oak:
==> flow/design.v <==
module convolution_core (
input clk,
input reset,
input [31:0] value0,
input [31:0] value1,
input [31:0] value2,
input [31:0] value3,
input [31:0] value4,
input [31:0] value5,
input [31:0] value6,
input [31:0] value7,
input [31:0] value8,
input caculating_start,
output reg caculating_done,
input res_done,
output reg [31:0] ret
);
	parameter kernel0 = 8'd1;
	parameter kernel1 = 8'd2;
	parameter kernel2 = 8'd3;
	parameter kernel3 = 8'd4;
	parameter kernel4 = 8'd5;
	parameter kernel5 = 8'd6;
	parameter kernel6 = 8'd7;
	parameter kernel7 = 8'd8;
	parameter kernel8 = 8'd9;
	reg [31:0] Add0,Add1,Add2,Add3,Add4,Add5,Add6,Add7,Add8;
	reg [1:0] status;
	reg [31:0] reg_31, reg_32, reg_33;
	always @(posedge clk) begin
		if (reset) begin
			status <= 2'b00;
			ret <= 32'hffffffff;
			caculating_done <= 1'b0;
		end else if (status == 2'b00 && caculating_start) begin
			Add0 <= value0 * kernel0;
			Add1 <= value1 * kernel1;
			Add2 <= value2 * kernel2;
			Add3 <= value3 * kernel3;
			Add4 <= value4 * kernel4;
			Add5 <= value5 * kernel5;
			Add6 <= value6 * kernel6;
			Add7 <= value7 * kernel7;
			Add8 <= value8 * kernel8;
			status <= 1'b01;
		end else if (status == 2'b01 && caculating_start) begin
			reg_31 <= Add0+Add1+Add2;
			reg_32 <= Add3+Add4+Add5;
			reg_33 <= Add6+Add7+Add8;
			status <= 2'b10;
		end else if (status == 2'b10 && caculating_start) begin
			ret <= reg_31 + reg_32 + reg_33;
			status <= 2'b11;  
			caculating_done <= 1'b1;
		end else  if (caculating_start == 1'b0)begin
			caculating_done <= 1'b0;
			status <= 2'b00;
		end
	end 
endmodule
`timescale 1 ps / 1 ps
module chris_slave (
		input  wire [3:0]  avs_s0_address,      
		input  wire        avs_s0_read,         
		output wire [31:0] avs_s0_readdata,     
		input  wire        avs_s0_write,        
		input  wire [31:0] avs_s0_writedata,    
		output wire        avs_s0_waitrequest,  
		input  wire        clock_clk,           
		input  wire        reset_reset,         
		output wire        LEDR                 
	);
	reg [31:0] reg_out;
	assign avs_s0_readdata = reg_out;
   reg			Reg_Status_Read;
   reg			Reg_Status_Write;
	reg 			reg_write_done;
	reg 			reg_read_done;
   reg [31:0] 		reg_value[8:0];
	reg 				led_out;
	reg [31:0] reg_res;
   assign avs_s0_waitrequest = Reg_Status_Read&Reg_Status_Write;
	assign LEDR = led_out;
	reg reg_module_caculation_end;
	reg reg_modue_caculating_start;
	reg reg_module_end;
	reg reg_module_start;
   convolution_core instance_convolution(.clk(clock_clk),
	.reset(reset_reset),
	.value0(reg_value[0]),
	.value1(reg_value[1]),
	.value2(reg_value[2]),
	.value3(reg_value[3]),
	.value4(reg_value[4]),
	.value5(reg_value[5]),
	.value6(reg_value[6]),
	.value7(reg_value[7]),
	.value8(reg_value[8]),
	.caculating_start(reg_modue_caculating_start),
	.caculating_done(reg_module_caculation_end),
	.res_done(reg_module_end),
	.ret(reg_res)
	);
	 reg [3:0] reg_current_status, reg_next_status;
	 parameter IDLE = 4'b0001;
    parameter CALCULATING = 4'b0010;
    parameter WAITTING = 4'b0100;
    parameter FINISH = 4'b1000;
	 always@(posedge clock_clk)
    begin
        if(reset_reset)
            reg_current_status <= IDLE;
        else
            reg_current_status <= reg_next_status;
    end
    always@(reg_current_status or reg_read_done or reg_module_caculation_end or reg_write_done or reset_reset)
    begin
        if(reset_reset)
            reg_next_status = IDLE;
        else
        begin
            case(reg_current_status)
                IDLE:reg_next_status = reg_read_done?CALCULATING:IDLE;
                CALCULATING:reg_next_status = reg_module_caculation_end?WAITTING:CALCULATING;
                WAITTING:reg_next_status = reg_write_done?FINISH:WAITTING;
                FINISH: reg_next_status = IDLE;
                default: reg_next_status = IDLE;
            endcase
        end
    end
	 always@(posedge clock_clk) begin
		if (reset_reset) begin
			led_out <= 1'b0;
			reg_module_start<= 1'b0;
			reg_module_end	<= 1'b0;
			reg_modue_caculating_start <= 1'b0;
		end else begin
		case(reg_current_status)
			IDLE: begin
				reg_module_start<= 1'b0;
				reg_module_end	<= 1'b0;
				reg_modue_caculating_start <= 1'b0;
			end
			CALCULATING: begin
				led_out <= 1'b1;
				reg_module_start <= 1'b1;
				reg_modue_caculating_start <= 1'b1;
			end
			WAITTING:begin
				reg_modue_caculating_start <= 1'b0;
				reg_module_end <= 1'b1;
			end
			FINISH:begin
				reg_module_start <= 1'b0;
				reg_module_end	<= 1'b0;
				reg_modue_caculating_start <= 1'b0;
				led_out <= 1'b0;
			end
			default:begin
			end
		endcase
	 end 
	 end
	always @(posedge clock_clk)
	  if (reset_reset) begin
			Reg_Status_Write <= 1'b1;
			reg_read_done <= 1'b0;
			reg_value[0] <= 32'h00000000;
			reg_value[1] <= 32'h00000000;
			reg_value[2] <= 32'h00000000;
			reg_value[3] <= 32'h00000000;
			reg_value[4] <= 32'h00000000;
			reg_value[5] <= 32'h00000000;
			reg_value[6] <= 32'h00000000;
			reg_value[7] <= 32'h00000000;
			reg_value[8] <= 32'h00000000;			
	  end else if (!avs_s0_waitrequest && avs_s0_write) begin
			case (avs_s0_address[3:0])
				4'b0000: reg_value[0] <= avs_s0_writedata;
				4'b0001: reg_value[1] <= avs_s0_writedata;
				4'b0010: reg_value[2] <= avs_s0_writedata;
				4'b0011: reg_value[3] <= avs_s0_writedata;
				4'b0100: reg_value[4] <= avs_s0_writedata;
				4'b0101: reg_value[5] <= avs_s0_writedata;
				4'b0110: reg_value[6] <= avs_s0_writedata;
				4'b0111: reg_value[7] <= avs_s0_writedata;
				4'b1000:begin
					reg_value[8] <= avs_s0_writedata;
					reg_read_done <= 1'b1;  
				end
			endcase		
			Reg_Status_Write <= 1'b1;
	  end else if (avs_s0_waitrequest && avs_s0_write)begin
			Reg_Status_Write <= 1'b0;
	  end else begin
			if(reg_module_end) begin
				reg_read_done <= 1'b0;
			end 
			Reg_Status_Write <= 1'b1;	
	  end
   always @(posedge clock_clk)
	if (reset_reset) begin
		Reg_Status_Read <= 1'b1;	
		reg_write_done <= 1'b0;
		reg_out <= 32'hffffffff;
	end else if (!avs_s0_waitrequest && avs_s0_read) begin
		Reg_Status_Read <= 1'b1;
		reg_write_done <= 1'b1;	
	end else if(avs_s0_waitrequest && avs_s0_read && reg_current_status == WAITTING) begin
		case (avs_s0_address[3:0])
				4'b0000: reg_out <= reg_value[0];
				4'b0001: reg_out <= reg_value[1];
				4'b0010: reg_out <= reg_value[2];
				4'b0011: reg_out <= reg_value[3];
				4'b0100: reg_out <= reg_value[4];
				4'b0101: reg_out <= reg_value[5];
				4'b0110: reg_out <= reg_value[6];
				4'b0111: reg_out <= reg_value[7];
				4'b1000: reg_out <= reg_value[8];
				4'b1001: reg_out <= reg_res;
			default:reg_out <= 32'hffffffff;
		endcase
		Reg_Status_Read <= 1'b0;	
	end else begin
		Reg_Status_Read <= 1'b1;
		if (reg_module_end) begin
			reg_write_done <= 1'b0;
		end
	end
endmodule
export LEC_CHECK = 0
export CAP_MARGIN = 20
export CORE_MARGIN = 2
export CORE_UTILIZATION = 39
export SLEW_MARGIN = 20
create_clock -name core_clock -period 4.24 [get_ports {clock_clk}]
run.sh (not shown) runs the stock make flow with config.mk's settings and CLKGATE_MAP_FILE=.
Modified inputs, pine compared to oak
- a change of CORE_UTILIZATION from 39 to 40
- a change of the clock period (ns, I/O delays scaled along) from 4.24 to 6.0
Results
oak has higher site row count than pine.
Part of the total power dissipated in combinational logic essentially unchanged between oak and pine.
The number of clock buffers inserted by TritonCTS was comparable across pine and oak.
Delta (pine minus oak): register share of the cell area grew by 0.43 points; static leakage shows a reduction of about 1.6%; first-pass GRT wire length lost about 2%.
Input changes introduced in birch (baseline for comparison: pine):
- CTS_CLUSTER_SIZE: unset -> 19
- CORE_UTILIZATION: 40 -> 67
- GPL_ROUTABILITY_DRIVEN: unset -> 0
- CELL_PAD_IN_SITES_DETAIL_PLACEMENT: unset -> 0
- SLEW_MARGIN: 20 -> 10
- TNS_END_PERCENT: unset -> 85
- CTS_CLUSTER_DIAMETER: unset -> 190
- SETUP_SLACK_MARGIN: unset -> 0.0
- CAP_MARGIN: 20 -> 0
- the clock period (ns, I/O delays scaled along): 6.0 -> 3.18
Results
- Complete run, failing final checks: birch, reason setup timing.
- birch ended up with sky130_fd_sc_hd__fa_2 as its slowest cell on the critical path; pine ended up with sky130_fd_sc_hd__a2111oi_2.
- Of birch and pine, it is birch that has the higher power consumed by sequential cells.
- Taking birch over pine, the power of the combinational group ratio works out to 2.1.
- Multi-input gate share of the layout cell area came out higher on birch than on pine.
No activity file was given, so power comes from the tool's default toggle rates.
